==> inputs of run a <==
==> flow/design.v <==
module cordic_step ( clock, ce, sin_in, cos_in, angle_in, t_angle, atan,
sin_out, cos_out, angle_out, t_angle_out );
parameter integer step = 0;  
parameter integer W = 12;  
input clock, ce;
input signed [W-1:0] sin_in, cos_in, angle_in, t_angle, atan;
output reg signed [W-1:0] sin_out, cos_out, angle_out, t_angle_out;
always @ (posedge clock)
begin
if( ce == 1'b1 )
begin
if(t_angle >= angle_in)
begin
cos_out <= cos_in - (sin_in >>> step);
sin_out <= ((cos_in >>> step) + sin_in);
angle_out <= angle_in + atan;
end
else if (t_angle < angle_in)
begin
cos_out <= cos_in + (sin_in >>> step);
sin_out <= -(cos_in >>> step) + sin_in;
angle_out <= angle_in - atan;
end
t_angle_out <= t_angle;
end  
end
endmodule
module mul_Kn(clock, ce, value_in, value_out, t_angle );
parameter integer W = 12;  
parameter FXP_SHIFT = 10;  
input clock, ce;
input signed[W-1:0] value_in, t_angle;
output reg signed[W-1:0] value_out;
reg signed [2*W-1:0] val, val_0, val_2, val_4, val_5, val_7, val_7_9_d, val_9;  
reg signed [2*W-1:0] val_0_2, val_4_5, val_7_9, val_0_2_4_5, val_0_2_4_5_7_9;  
always @ (posedge clock)
begin
if( ce == 1'b1 )
begin
val = value_in; val_0 <= val; val_2 <= val << 2; val_4 <= val << 4;
val_5 <= val << 5; val_7 <= val << 7; val_9 <= val << 9;
val_0_2 <= val_0 - val_2; val_4_5 <= val_4 - val_5; val_7_9 <= val_7 + val_9;
val_0_2_4_5 <= val_0_2 + val_4_5;
val_7_9_d <= val_7_9;  
val_0_2_4_5_7_9 = val_0_2_4_5 + val_7_9_d;
value_out <= val_0_2_4_5_7_9 >>> FXP_SHIFT;
end
end
endmodule
module cordic_pipeline_rtl( clock, reset, ce, angle_in, sin_out, cos_out, valid_out );
parameter integer W = 12;  
parameter FXP_MUL = 1024;  
parameter PIPE_LATENCY = 15;  
input clock, reset, ce;
input signed [W-1:0] angle_in;  
output signed [W-1:0] sin_out, cos_out;
output valid_out;
wire signed [11:0] atan[0:10];  
assign atan[0] = 12'sd804;
assign atan[1] = 12'sd475;
assign atan[2] = 12'sd251;
assign atan[3] = 12'sd127;
assign atan[4] = 12'sd64;
assign atan[5] = 12'sd32;
assign atan[6] = 12'sd16;
assign atan[7] = 12'sd8;
assign atan[8] = 12'sd4;
assign atan[9] = 12'sd2;
assign atan[10] = 12'sd1;
wire signed [W-1:0] sin_tab [0:11];
wire signed [W-1:0] cos_tab [0:11];
wire signed [W-1:0] t_angle_tab [0:11];  
wire signed [W-1:0] angle_tab [0:11];
reg unsigned [4:0] valid_cnt;  
always@(posedge clock)
begin
if ( reset == 1'b0 )
valid_cnt <= PIPE_LATENCY;  
else
if( ( valid_cnt != 0 ) && ( ce == 1'b1 ) )
valid_cnt <= valid_cnt - 1;  
end
assign valid_out = ( valid_cnt == 0 )? 1'b1 : 1'b0;  
assign cos_tab[0] = 1.0 * FXP_MUL;
assign sin_tab[0] = 0;
assign angle_tab[0] = 0;
assign t_angle_tab[0] = angle_in;
cordic_step #(0) cordic_step_0 ( clock, ce, sin_tab[0], cos_tab[0], angle_tab[0], t_angle_tab[0], atan[0],
sin_tab[1], cos_tab[1], angle_tab[1], t_angle_tab[1] );
cordic_step #(1) cordic_step_1 ( clock, ce, sin_tab[1], cos_tab[1], angle_tab[1], t_angle_tab[1], atan[1],
sin_tab[2], cos_tab[2], angle_tab[2], t_angle_tab[2] );
cordic_step #(2) cordic_step_2 ( clock, ce, sin_tab[2], cos_tab[2], angle_tab[2], t_angle_tab[2], atan[2],
sin_tab[3], cos_tab[3], angle_tab[3], t_angle_tab[3] );
cordic_step #(3) cordic_step_3 ( clock, ce, sin_tab[3], cos_tab[3], angle_tab[3], t_angle_tab[3], atan[3],
sin_tab[4], cos_tab[4], angle_tab[4], t_angle_tab[4] );
cordic_step #(4) cordic_step_4 ( clock, ce, sin_tab[4], cos_tab[4], angle_tab[4], t_angle_tab[4], atan[4],
sin_tab[5], cos_tab[5], angle_tab[5], t_angle_tab[5] );
cordic_step #(5) cordic_step_5 ( clock, ce, sin_tab[5], cos_tab[5], angle_tab[5], t_angle_tab[5], atan[5],
sin_tab[6], cos_tab[6], angle_tab[6], t_angle_tab[6] );
cordic_step #(6) cordic_step_6 ( clock, ce, sin_tab[6], cos_tab[6], angle_tab[6], t_angle_tab[6], atan[6],
sin_tab[7], cos_tab[7], angle_tab[7], t_angle_tab[7] );
cordic_step #(7) cordic_step_7 ( clock, ce, sin_tab[7], cos_tab[7], angle_tab[7], t_angle_tab[7], atan[7],
sin_tab[8], cos_tab[8], angle_tab[8], t_angle_tab[8] );
cordic_step #(8) cordic_step_8 ( clock, ce, sin_tab[8], cos_tab[8], angle_tab[8], t_angle_tab[8], atan[8],
sin_tab[9], cos_tab[9], angle_tab[9], t_angle_tab[9] );
cordic_step #(9) cordic_step_9 ( clock, ce, sin_tab[9], cos_tab[9], angle_tab[9], t_angle_tab[9], atan[9],
sin_tab[10], cos_tab[10], angle_tab[10], t_angle_tab[10] );
cordic_step #(10)cordic_step_10( clock, ce, sin_tab[10], cos_tab[10], angle_tab[10], t_angle_tab[10],
atan[10], sin_tab[11], cos_tab[11], angle_tab[11], t_angle_tab[11] );
mul_Kn mul_Kn_sin ( clock, ce, sin_tab[11], sin_out, t_angle_tab[11] );
mul_Kn mul_Kn_cos ( clock, ce, cos_tab[11], cos_out, t_angle_tab[11] );
endmodule
==> flow/run.sh <==
#!/bin/bash
# the make line also repeats each setting of config.mk as NAME=value (left out here)
make -C /OpenROAD-flow-scripts/flow DESIGN_CONFIG=/design/flow/config.mk WORK_HOME=/design/flow/orfs CLKGATE_MAP_FILE= finish
==> flow/config.mk <==
export PLATFORM = sky130hd
export DESIGN_NAME = cordic_pipeline_rtl
export DESIGN_NICKNAME = cordic_pipeline_rtl
export VERILOG_FILES = /design/flow/design.v
export SDC_FILE = /design/flow/constraint.sdc
export NUM_CORES = 4
export LEC_CHECK = 0
export ABC_AREA = 1
export CAP_MARGIN = 20
export CORE_MARGIN = 2
export CORE_UTILIZATION = 72
export CTS_CLUSTER_DIAMETER = 365
export CTS_CLUSTER_SIZE = 97
export PLACE_DENSITY = 0.36
export SETUP_SLACK_MARGIN = 0.45
export SLEW_MARGIN = 20
export TNS_END_PERCENT = 10
==> flow/constraint.sdc <==
create_clock -name core_clock -period 2.43 [get_ports {clock}]
set_input_delay 0.4860 -clock core_clock [delete_from_list [all_inputs] [get_ports {clock}]]
set_output_delay 0.4860 -clock core_clock [all_outputs]
set_load 0.01 [all_outputs]
==> run b: changes against run a <==
==> flow/config.mk (replaced) <==
export PLATFORM = sky130hd
export DESIGN_NAME = cordic_pipeline_rtl
export DESIGN_NICKNAME = cordic_pipeline_rtl
export VERILOG_FILES = /design/flow/design.v
export SDC_FILE = /design/flow/constraint.sdc
export NUM_CORES = 4
export LEC_CHECK = 0
export CAP_MARGIN = 20
export CORE_MARGIN = 2
export CORE_UTILIZATION = 44
export SLEW_MARGIN = 20
==> flow/constraint.sdc (replaced) <==
create_clock -name core_clock -period 4.26 [get_ports {clock}]
set_input_delay 0.8520 -clock core_clock [delete_from_list [all_inputs] [get_ports {clock}]]
set_output_delay 0.8520 -clock core_clock [all_outputs]
set_load 0.01 [all_outputs]
==> run c: changes against run a <==
==> flow/config.mk (replaced) <==
export PLATFORM = sky130hd
export DESIGN_NAME = cordic_pipeline_rtl
export DESIGN_NICKNAME = cordic_pipeline_rtl
export VERILOG_FILES = /design/flow/design.v
export SDC_FILE = /design/flow/constraint.sdc
export NUM_CORES = 4
export LEC_CHECK = 0
export CAP_MARGIN = 20
export CELL_PAD_IN_SITES_GLOBAL_PLACEMENT = 0
export CORE_MARGIN = 2
export CORE_UTILIZATION = 72
export GPL_TIMING_DRIVEN = 1
export HOLD_SLACK_MARGIN = 0.23
export PLACE_DENSITY_LB_ADDON = 0.12
export SETUP_SLACK_MARGIN = 0.61
export SLEW_MARGIN = 20
==> flow/constraint.sdc (replaced) <==
create_clock -name core_clock -period 2.37 [get_ports {clock}]
set_input_delay 0.4740 -clock core_clock [delete_from_list [all_inputs] [get_ports {clock}]]
set_output_delay 0.4740 -clock core_clock [all_outputs]
set_load 0.01 [all_outputs]
==> run d: changes against run a <==
==> flow/config.mk (replaced) <==
export PLATFORM = sky130hd
export DESIGN_NAME = cordic_pipeline_rtl
export DESIGN_NICKNAME = cordic_pipeline_rtl
export VERILOG_FILES = /design/flow/design.v
export SDC_FILE = /design/flow/constraint.sdc
export NUM_CORES = 4
export LEC_CHECK = 0
export CAP_MARGIN = 20
export CORE_MARGIN = 2
export CORE_UTILIZATION = 66
export SETUP_SLACK_MARGIN = 0.85
export SLEW_MARGIN = 20
==> flow/constraint.sdc (replaced) <==
create_clock -name core_clock -period 3.31 [get_ports {clock}]
set_input_delay 0.6620 -clock core_clock [delete_from_list [all_inputs] [get_ports {clock}]]
set_output_delay 0.6620 -clock core_clock [all_outputs]
set_load 0.01 [all_outputs]
==> results.txt <==
Quick summary of the implementation run below.

The flow did not finish. The stage at which the flow ended is 5_1_grt. The first error in the log reads "[ERROR GRT-0232] Routing congestion too high. Check the congestion heatmap in the GUI". In the synthesized netlist, the number of instances is 3367.

The number of setup buffers added after CTS came out at 119. The cell count after placement is 4811. The clock buffer count from CTS is 10. The hold buffer count at cts came out at 0. The all-layer global routing usage is 75.91%.
# the run above: run a

==> results.txt <==
Quick summary of the implementation run below.

The flow did not finish. The flow stopped in 4_1_cts. The first error in the log reads "[ERROR DPL-0033] detailed placement checks failed during check placement". The cell count after placement is 4379. The number of port buffers is 39. The fraction of the yosys area taken by sequential cells is 50.45%. The synthesis stats list as the most numerous cell sky130_fd_sc_hd__edfxtp_1. The number of nets produced by synthesis came out at 3474.

The total cells reported by yosys after synthesis came out at 2975. The area inside the core boundary is 48750 um^2. In this run, the synthesized area fraction spent on AND-OR/OR-AND gates is recorded as 11.44%. The cell count after synthesis is 2975. The number of flip-flops and latches in the synthesized netlist came out at 596.
# the run above: run c

==> results.txt <==
Quick summary of the implementation run below.

After technology mapping, the gate count stands at 2975. The number of setup buffers added after CTS came out at 165. Across all setup checks in the final design, the least slack found is -1.014 ns. The flow ran to the end, but the layout failed its checks.

The clock buffer count from CTS came out at 61. The number of hold buffers added after CTS was 0. The all-layer global routing usage came out at 31.88%. The number of setup violations in the final report came out at 176. A clean result was blocked by negative setup slack.
# the run above: run d

==> results.txt <==
Quick summary of the implementation run below.

The cell count after synthesis came out at 2975. The number of cells on the worst reg-to-reg path is 18. The hold buffer count at cts came out at 0. The number of setup buffers added after CTS is 4. The flow ran to the end and the layout has no timing, DRC or antenna violations. The clock buffer count from CTS is 70. The cell count after placement is 4129.
# the run above: run b

